// top
module top #(
    parameter integer WIDTH = 16,
    parameter integer NUM_NEURONS_LAYER_1 = 4,
    parameter integer NUM_NEURONS_LAYER_2 = 3
)(
    input  logic clk,
    input  logic rst,
    input  logic sclk,
    input  logic cs_n,
    input  logic mosi,
    output logic miso,
    input  logic signed [WIDTH-1:0] input_current,
    output logic [NUM_NEURONS_LAYER_2-1:0] spikes
);
Size: ~25 I/O pins.
==> flow/config.mk <==
export PLATFORM = sky130hd
export DESIGN_NAME = top
export DESIGN_NICKNAME = top
export VERILOG_FILES = /design/flow/design.v
export SDC_FILE = /design/flow/constraint.sdc
export NUM_CORES = 4
export LEC_CHECK = 0
export ABC_AREA = 0
export CAP_MARGIN = 30
export CELL_PAD_IN_SITES_GLOBAL_PLACEMENT = 1
export CORE_ASPECT_RATIO = 1.26
export CORE_MARGIN = 2
export CORE_UTILIZATION = 40
export GPL_ROUTABILITY_DRIVEN = 1
export GPL_TIMING_DRIVEN = 0
export HOLD_SLACK_MARGIN = -0.03
export PLACE_DENSITY_LB_ADDON = 0.11
export SLEW_MARGIN = 20
export TNS_END_PERCENT = 85
==> flow/constraint.sdc <==
create_clock -name core_clock -period 22.4 [get_ports {clk}]
set_input_delay 4.4800 -clock core_clock [delete_from_list [all_inputs] [get_ports {clk}]]
set_output_delay 4.4800 -clock core_clock [all_outputs]
set_load 0.01 [all_outputs]
run.sh (not shown) runs the stock make flow with config.mk's settings and CLKGATE_MAP_FILE=.
Next try:
Settings changed: ABC_AREA 0 to 1, CAP_MARGIN 30 to 15, CELL_PAD_IN_SITES_GLOBAL_PLACEMENT 1 to 0, CORE_ASPECT_RATIO 1.26 to default, CORE_UTILIZATION 40 to 72, CTS_CLUSTER_DIAMETER from default to 101, GPL_ROUTABILITY_DRIVEN 1 to default, GPL_TIMING_DRIVEN 0 to default, HOLD_SLACK_MARGIN -0.03 to default, PLACE_DENSITY from default to 0.92, PLACE_DENSITY_LB_ADDON 0.11 to default, TNS_END_PERCENT 85 to 10.
Clock period 22.4 ns to 10.5 ns, I/O delays scaled along.
After rerunning: Now the flow ended with an error in global routing (5_1_grt) with GRT-0232; synthesized area fell by 0.50%; synthesized cell count grows by 24%; die size came out lower by 44%.
Next try:
Settings changed: ABC_AREA 1 to default, CAP_MARGIN 15 to 20, CELL_PAD_IN_SITES_GLOBAL_PLACEMENT 0 to default, CORE_UTILIZATION 72 to 40, CTS_CLUSTER_DIAMETER 101 to default, PLACE_DENSITY 0.92 to default, TNS_END_PERCENT 10 to default.
Clock period 10.5 ns to 13.4 ns, I/O delays scaled along.
Result: The changed run produced a clean layout. Die size came out higher by 80%. Area after synthesis rose by 0.50%. Synthesized cell count fell by 19%.
Next try:
Settings changed: ABC_AREA from default to 1, CORE_UTILIZATION 40 to 66, CTS_CLUSTER_SIZE from default to 77, SETUP_SLACK_MARGIN from default to 2.46.
Clock period 13.4 ns to 8.29 ns, I/O delays scaled along.
This time the run finished but failed the layout checks on negative setup slack.
Synthesized area goes down by 0.50%.
Critical path depth goes up by 37.
Non-clock buffer count goes up by 989.
Hold slack gains 0.038 ns.
Global-route usage goes up by 24 points.
Next try:
Settings changed: CORE_UTILIZATION 66 to 72, CTS_CLUSTER_SIZE 77 to default, PLACE_DENSITY from default to 0.36, SETUP_SLACK_MARGIN 2.46 to -0.83.
Clock period 8.29 ns to 9.1 ns, I/O delays scaled along.
Result: The new run died in global routing (5_1_grt); die size goes down by 8.2%; synthesized area is unchanged; synthesized cell count does not change.
Next try:
Settings changed: CAP_MARGIN 20 to 0, CORE_UTILIZATION 72 to 71, CTS_CLUSTER_SIZE from default to 15, PLACE_DENSITY 0.36 to 0.8, SETUP_SLACK_MARGIN -0.83 to -0.48.
Clock period 9.1 ns to 8.93 ns, I/O delays scaled along.
The new run stopped in global routing (5_1_grt).
Die size rises slightly.
Area after synthesis is unchanged.
Synthesized cell count stays the same.

========
== violet ==
Starting RTL as in the previous note.
export LEC_CHECK = 0
export ABC_AREA = 1
export CAP_MARGIN = 20
export CORE_MARGIN = 2
export CORE_UTILIZATION = 40
export GPL_ROUTABILITY_DRIVEN = 0
export PLACE_DENSITY_LB_ADDON = 0.27
export SLEW_MARGIN = 20
create_clock -name core_clock -period 14.0 [get_ports {clk}]
In summary, violet completed successfully, with a layout that passed the timing, design-rule and antenna checks.
What garnet does differently from violet at the input level:
diff --git a/flow/config.mk b/flow/config.mk
--- a/flow/config.mk
+++ b/flow/config.mk
@@ -9,6 +9,5 @@
 export CAP_MARGIN = 20
 export CORE_MARGIN = 2
-export CORE_UTILIZATION = 40
-export GPL_ROUTABILITY_DRIVEN = 0
-export PLACE_DENSITY_LB_ADDON = 0.27
+export CORE_UTILIZATION = 70
+export SETUP_SLACK_MARGIN = 2.46
 export SLEW_MARGIN = 20
==> flow/constraint.sdc <==
create_clock -name core_clock -period 13.0 [get_ports {clk}]
set_input_delay 2.6000 -clock core_clock [delete_from_list [all_inputs] [get_ports {clk}]]
set_output_delay 2.6000 -clock core_clock [all_outputs]
set_load 0.01 [all_outputs]
--- outcome ---
garnet finished all stages; layout check result: FAIL, due to negative setup slack.
Of violet and garnet, the higher post-route worst setup slack belongs to violet.
Re layout buffer count excluding clock buffers: garnet is 180% up on violet.
Delta (garnet minus violet): combined flip-flop and latch cell area flat, number of buffers and inverters on the critical path down 2, routed length on met1 down 5.1 mm.
Post-cts sizing count: garnet > violet
Sort violet and garnet by final cell count desc -> top: violet
## Diff of input files: fjord against garnet
diff --git a/flow/config.mk b/flow/config.mk
--- a/flow/config.mk
+++ b/flow/config.mk
@@ -6,8 +6,6 @@
 export NUM_CORES = 4
 export LEC_CHECK = 0
-export ABC_AREA = 1
 export CAP_MARGIN = 20
 export CORE_MARGIN = 2
-export CORE_UTILIZATION = 70
-export SETUP_SLACK_MARGIN = 2.46
+export CORE_UTILIZATION = 71
 export SLEW_MARGIN = 20
==> flow/constraint.sdc <==
create_clock -name core_clock -period 13.4 [get_ports {clk}]
set_input_delay 2.6800 -clock core_clock [delete_from_list [all_inputs] [get_ports {clk}]]
set_output_delay 2.6800 -clock core_clock [all_outputs]
set_load 0.01 [all_outputs]
[summary]
Register share after synthesis essentially unchanged between garnet and fjord. fjord completed every stage of the flow, and the final layout passed the timing, design-rule and antenna checks. In the tables for garnet and fjord, fraction of area in multi-input gates reads lower with garnet. Looking at end of the critical path, the reg_file.weight_mem[109] result is from fjord; the reg_file.weight_mem[146] one comes from garnet.
--- input diff fjord..yarrow ---
diff --git a/flow/config.mk b/flow/config.mk
--- a/flow/config.mk
+++ b/flow/config.mk
@@ -8,4 +8,4 @@
 export CAP_MARGIN = 20
 export CORE_MARGIN = 2
-export CORE_UTILIZATION = 71
+export CORE_UTILIZATION = 14
 export SLEW_MARGIN = 20
==> flow/constraint.sdc <==
create_clock -name core_clock -period 22.0 [get_ports {clk}]
set_input_delay 4.4000 -clock core_clock [delete_from_list [all_inputs] [get_ports {clk}]]
set_output_delay 4.4000 -clock core_clock [all_outputs]
set_load 0.01 [all_outputs]
### Flow results
No stage failed in yarrow, and the final checks on the layout all came back clean. In yarrow the depth of the most critical reg-to-reg path turned out 1.5% lower than in fjord. Taking fjord as the reference point, the biggest cell delay along the critical path of yarrow rises by 250 ps. Termination of the worst setup path = reg_file.weight_mem[152]: yarrow; termination of the worst setup path = reg_file.weight_mem[109]: fjord. Critical path depth shrinks slightly when moving from fjord to yarrow.
